==> flow/design.v (excerpt) <==
module ddr2_test
	(
	input  wire          clk,
	input  wire          reset,
	input  wire          writes_en,
	input  wire          reads_en,
	input  wire          calib_done, 
	output reg           ib_re,
	input  wire [31:0]   ib_data,
	input  wire [7:0]    ib_count,  
	input  wire          ib_valid,
	input  wire          ib_empty,
	output reg           ob_we,
	output reg  [31:0]   ob_data,
	input  wire [9:0]    ob_count,
	output reg           p0_rd_en_o, 
	input  wire          p0_rd_empty,
	input  wire [31:0]   p0_rd_data,
	input  wire          p0_cmd_full,
	output reg           p0_cmd_en,
	output reg  [2:0]    p0_cmd_instr,
	output reg  [29:0]   p0_cmd_byte_addr,
	output wire [5:0]    p0_cmd_bl_o, 
	input  wire          p0_wr_full,
	output reg           p0_wr_en,
	output reg  [31:0]   p0_wr_data,
	output wire [3:0]    p0_wr_mask,
	output reg [26:0]		MEMORY_COUNT  
	);
clock: 3.4 ns
lec_check: 0
cap_margin: 30
cell_pad_in_sites_detail_placement: 2
core_margin: 3
core_utilization: 44
cts_cluster_size: 70
setup_slack_margin: -0.07
slew_margin: 5
run.sh (not shown) runs the stock make flow with config.mk's settings and CLKGATE_MAP_FILE=.
The starting point ended with an error in clock tree synthesis.
Edit:
Settings changed: CELL_PAD_IN_SITES_DETAIL_PLACEMENT 2 to default, CORE_MARGIN 3 to 2, CORE_UTILIZATION 44 to 40, CTS_CLUSTER_SIZE 70 to default, SETUP_SLACK_MARGIN -0.07 to default, SLEW_MARGIN 5 to 20.
What happened: With this change the flow finished clean. Die area rises by 6.7%. Synthesized area does not change. Synthesized cell count does not change.

========
ddr2_test again, from the RTL that the note above started with.
Design ddr2_test, start of the top module:
module ddr2_test
	(
	input  wire          clk,
	input  wire          reset,
	input  wire          writes_en,
	input  wire          reads_en,
	input  wire          calib_done, 
	output reg           ib_re,
	input  wire [31:0]   ib_data,
	input  wire [7:0]    ib_count,  
	input  wire          ib_valid,
	input  wire          ib_empty,
	output reg           ob_we,
	output reg  [31:0]   ob_data,
	input  wire [9:0]    ob_count,
	output reg           p0_rd_en_o, 
	input  wire          p0_rd_empty,
	input  wire [31:0]   p0_rd_data,
	input  wire          p0_cmd_full,
	output reg           p0_cmd_en,
	output reg  [2:0]    p0_cmd_instr,
	output reg  [29:0]   p0_cmd_byte_addr,
	output wire [5:0]    p0_cmd_bl_o, 
	input  wire          p0_wr_full,
	output reg           p0_wr_en,
	output reg  [31:0]   p0_wr_data,
	output wire [3:0]    p0_wr_mask,
	output reg [26:0]		MEMORY_COUNT  
	);
clock: 3.4 ns
lec_check: 0
abc_area: 1
cap_margin: 30
cell_pad_in_sites_detail_placement: 1
core_aspect_ratio: 0.97
core_margin: 8
core_utilization: 30
cts_cluster_diameter: 297
cts_cluster_size: 39
gpl_routability_driven: 0
gpl_timing_driven: 0
max_routing_layer: met5
setup_slack_margin: -0.07
slew_margin: 5
tns_end_percent: 15
The starting point ran to the end with no violations.
==> next run, changes <==
Settings changed: ABC_AREA 1 to unset, CORE_ASPECT_RATIO 0.97 to unset, CORE_MARGIN 8 to 3, CORE_UTILIZATION 30 to 44, CTS_CLUSTER_DIAMETER 297 to unset, GPL_ROUTABILITY_DRIVEN 0 to unset, GPL_TIMING_DRIVEN 0 to unset, MAX_ROUTING_LAYER met5 to unset.
After rerunning:
- The changed run passed the timing, DRC and antenna checks
- clock-buffer cell count is higher by 3
- die size is lower by 41%
- power is lower by 1.8%
- wire length is lower by 19%
==> next run, changes <==
Settings changed: CAP_MARGIN 30 to 20, CELL_PAD_IN_SITES_DETAIL_PLACEMENT 1 to unset, CORE_MARGIN 3 to 2, CORE_UTILIZATION 44 to 40, CTS_CLUSTER_SIZE 39 to unset, SETUP_SLACK_MARGIN -0.07 to 0.25, SLEW_MARGIN 5 to 20, TNS_END_PERCENT 15 to unset.
Clock period 3.4 ns to 1.35 ns, I/O delays scaled along.
The new run completed, yet does not pass: negative setup slack.
Register-to-register slack gets worse by 1.5 ns.
Worst hold slack gets worse by 0.25 ns.
Routed wire length rises by about a fifth.
Worst setup slack gets worse by 1.5 ns.
Power rises to 2.6 times its value.
Final area rises by well over a third.
Area after synthesis does not change.
Cell count rises by a quarter to a third.
Clock-buffer cell count falls by 4.

========
## run 1
ddr2_test again, from the RTL that the note above started with.
clock: 1.33 ns
lec_check: 0
abc_area: 1
cap_margin: 20
core_margin: 2
core_utilization: 72
cts_cluster_diameter: 203
cts_cluster_size: 31
place_density_lb_addon: 0.01
slew_margin: 20
Stage in which a tool error killed run 1: 3_3_place_gp.
### run 1 -> run 2
Settings: removing CTS_CLUSTER_DIAMETER (formerly 203); removing CTS_CLUSTER_SIZE (formerly 31); removing PLACE_DENSITY_LB_ADDON (formerly 0.01); changing CORE_UTILIZATION from 72 to 45; setting PLACE_DENSITY to 0.6 for the first time; changing the clock period (ns, I/O delays scaled along) from 1.33 to 1.07.
==> comparison <==
- Layout checks on run 2: not met. Flow itself completed; violations: setup timing.
- | chip area line of the yosys report | run 2 vs run 1 | ≈ equal |
- On run 2: pre-placement core utilization is 27 points lower than what run 1 gave.
- In terms of yosys stat cell total, run 2 and run 1 differ only marginally.
- Placeable core region (run 2 vs. run 1) increases by more than half
- From run 1 to run 2 the numbers moved as follows: synthesized cell count comparable; area enclosed by the die boundary now larger.
What run 3 does differently from run 2 at the input level:
Settings: CORE_UTILIZATION: 45 -> 56; PLACE_DENSITY: 0.6 -> unset; SETUP_SLACK_MARGIN: unset -> 0.35; ABC_AREA: 1 -> unset; the clock period (ns, I/O delays scaled along): 1.07 -> 1.35.
Results
Against run 2, run 3 comes in 48 ps lower on worst-case setup slack after placement. No final results exist for run 3, since it was stopped by error DPL-0033 during 4_1_cts. For die area, dividing the value from run 3 by the value from run 2 gives 0.77. When run 3 is set beside run 2, its core utilization before placement turns out to be 11 points larger. Area after synthesis went down by a few percent going from run 2 to run 3. Run 3 gives less placed instance count than run 2 did. Relative to run 2, the total placed instance area measured on run 3 has decreased by a few percent. On parity-gate share of the synthesized area counting xor and xnor cells: between run 3 and run 2, it ends up higher for run 3.
Relative to run 3, the following input files were edited for run 4:
Settings: PLACE_DENSITY newly set to 0.6; CORE_UTILIZATION changed from 56 to 40; SETUP_SLACK_MARGIN removed (was 0.35); the clock period (ns, I/O delays scaled along) changed from 1.35 to 3.0.
--- outcome ---
Run 4 ran to completion and came out clean on the timing, DRC and antenna checks.
Run 3 never completed; the flow aborted with a tool error in 4_1_cts.
Run 3 -> run 4: netlist area before placement delta 0, exact match
Re post-synthesis chip area from yosys: no difference whatsoever between run 3 and run 4.
Chip area for run 4: 39% up relative to run 3
Re die extent in x: run 3 and run 4 aren't equal, and the higher value belongs to run 4.
NOTE number of placement rows run 3->run 4 increased by more than 10%
| core region area | run 4 vs run 3 | worse |
Diff run 3 -> run 4 | HPWL reported at the end of detailed placement | down by more than 10%

========
alpha:
Starting RTL as in the previous note.
Settings: LEC_CHECK=0, CAP_MARGIN=35, CORE_MARGIN=2, CORE_UTILIZATION=66, CTS_CLUSTER_DIAMETER=234, CTS_CLUSTER_SIZE=75, PLACE_DENSITY=0.6, SETUP_SLACK_MARGIN=0.29, SLEW_MARGIN=20; clock period 2.05 ns.
FAIL alpha @ global routing: tool exited with error
--- input diff alpha..beta ---
--- a/flow/config.mk
+++ b/flow/config.mk
@@ -6,10 +6,7 @@
 export NUM_CORES = 4
 export LEC_CHECK = 0
-export CAP_MARGIN = 35
+export CAP_MARGIN = 20
 export CORE_MARGIN = 2
-export CORE_UTILIZATION = 66
-export CTS_CLUSTER_DIAMETER = 234
-export CTS_CLUSTER_SIZE = 75
+export CORE_UTILIZATION = 51
 export PLACE_DENSITY = 0.6
-export SETUP_SLACK_MARGIN = 0.29
 export SLEW_MARGIN = 20
==> flow/constraint.sdc <==
create_clock -name core_clock -period 2.43 [get_ports {clk}]
set_input_delay 0.4860 -clock core_clock [delete_from_list [all_inputs] [get_ports {clk}]]
set_output_delay 0.4860 -clock core_clock [all_outputs]
set_load 0.01 [all_outputs]
### Flow results
Delta (beta minus alpha): post-synthesis chip area from yosys about even, starting density of the core fell 16 points, row count rose 15%, width of the die rose 13%. Reported for alpha and beta, post-synthesis xor/xnor area fraction turned out identical to the last digit. Cell count after placement delta for beta relative to alpha: about 2.6% higher. As far as deepest level of the CTS H-tree is concerned, beta and alpha perform about the same. Lower cell resize tally after clock tree synthesis goes to beta over alpha. The die height in beta sits about 13% above the value recorded for alpha. Looking at the reports, beta completed the entire flow and the layout it produced met the timing, DRC and antenna checks. Diff alpha -> beta | overall chip area | up by more than a quarter.
> inputs changed (beta -> gamma)
--- a/flow/config.mk
+++ b/flow/config.mk
@@ -8,5 +8,6 @@
 export CAP_MARGIN = 20
 export CORE_MARGIN = 2
-export CORE_UTILIZATION = 51
+export CORE_UTILIZATION = 70
+export CTS_CLUSTER_SIZE = 31
 export PLACE_DENSITY = 0.6
 export SLEW_MARGIN = 20
==> flow/constraint.sdc <==
create_clock -name core_clock -period 1.46 [get_ports {clk}]
set_input_delay 0.2920 -clock core_clock [delete_from_list [all_inputs] [get_ports {clk}]]
set_output_delay 0.2920 -clock core_clock [all_outputs]
set_load 0.01 [all_outputs]
## What came out
As the logs show, gamma stopped at detailed placement after a tool error, so it never reached the end of the flow. Summary of gamma over beta: post-synthesis chip area from yosys flat, xor/xnor share of the synthesized area flat, fraction of the mapped netlist area in adder cells flat. Comparing beta against gamma, there is no change at all in combined area of all synthesized cells. Reported for gamma and beta, yosys cell count turned out identical to the last digit. Looking at cell row count, gamma sits below beta. Core utilization at floorplan, gamma and beta: lower on beta. gamma against beta: total die size lower, height of the die lower, die width lower. Of the two candidates, beta has the worse area of the core region and gamma the better one.
Relative to gamma, the following input files were edited for delta:
--- a/flow/config.mk
+++ b/flow/config.mk
@@ -8,6 +8,7 @@
 export CAP_MARGIN = 20
 export CORE_MARGIN = 2
-export CORE_UTILIZATION = 70
-export CTS_CLUSTER_SIZE = 31
+export CORE_UTILIZATION = 40
+export CTS_CLUSTER_DIAMETER = 156
+export GPL_ROUTABILITY_DRIVEN = 0
 export PLACE_DENSITY = 0.6
 export SLEW_MARGIN = 20
==> flow/constraint.sdc <==
create_clock -name core_clock -period 3.0 [get_ports {clk}]
set_input_delay 0.6000 -clock core_clock [delete_from_list [all_inputs] [get_ports {clk}]]
set_output_delay 0.6000 -clock core_clock [all_outputs]
set_load 0.01 [all_outputs]
Findings:
Adder and majority gate portion of the synthesized area: gamma vs delta identical. gamma → delta: synthesized cell count flat; number of standard-cell rows in the floorplan saw an increase; async set-or-reset flop fraction in the synthesized netlist held steady; core area climbed about 80%; count of library flops with an enable pin held steady. From gamma to delta, post-synthesis share of cell area spent on xor and xnor gates did not move at all. delta reached the end of the flow, and the finished layout is clean on the timing, DRC and antenna checks. Relative to gamma, core utilization at floorplan decreased by 31 points in delta. delta vs. gamma: chip width moved up; chip area from the yosys synthesis statistics level; die size moved up.
[inputs] epsilon vs delta
--- a/flow/config.mk
+++ b/flow/config.mk
@@ -7,8 +7,13 @@
 export LEC_CHECK = 0
 export CAP_MARGIN = 20
-export CORE_MARGIN = 2
+export CELL_PAD_IN_SITES_GLOBAL_PLACEMENT = 0
+export CORE_ASPECT_RATIO = 0.5
+export CORE_MARGIN = 3
 export CORE_UTILIZATION = 40
-export CTS_CLUSTER_DIAMETER = 156
-export GPL_ROUTABILITY_DRIVEN = 0
-export PLACE_DENSITY = 0.6
+export CTS_CLUSTER_DIAMETER = 340
+export CTS_CLUSTER_SIZE = 71
+export GPL_TIMING_DRIVEN = 0
+export PLACE_DENSITY = 0.35
+export SETUP_SLACK_MARGIN = 0.7
 export SLEW_MARGIN = 20
+export TNS_END_PERCENT = 5
Findings:
Diff delta -> epsilon: signal arrival time at the worst endpoint has decreased, portion of the clock cycle consumed by the worst path in the final layout now sits lower, final cell area excluding filler cells increased about 2%.
No activity file was given, so power comes from the tool's default toggle rates.
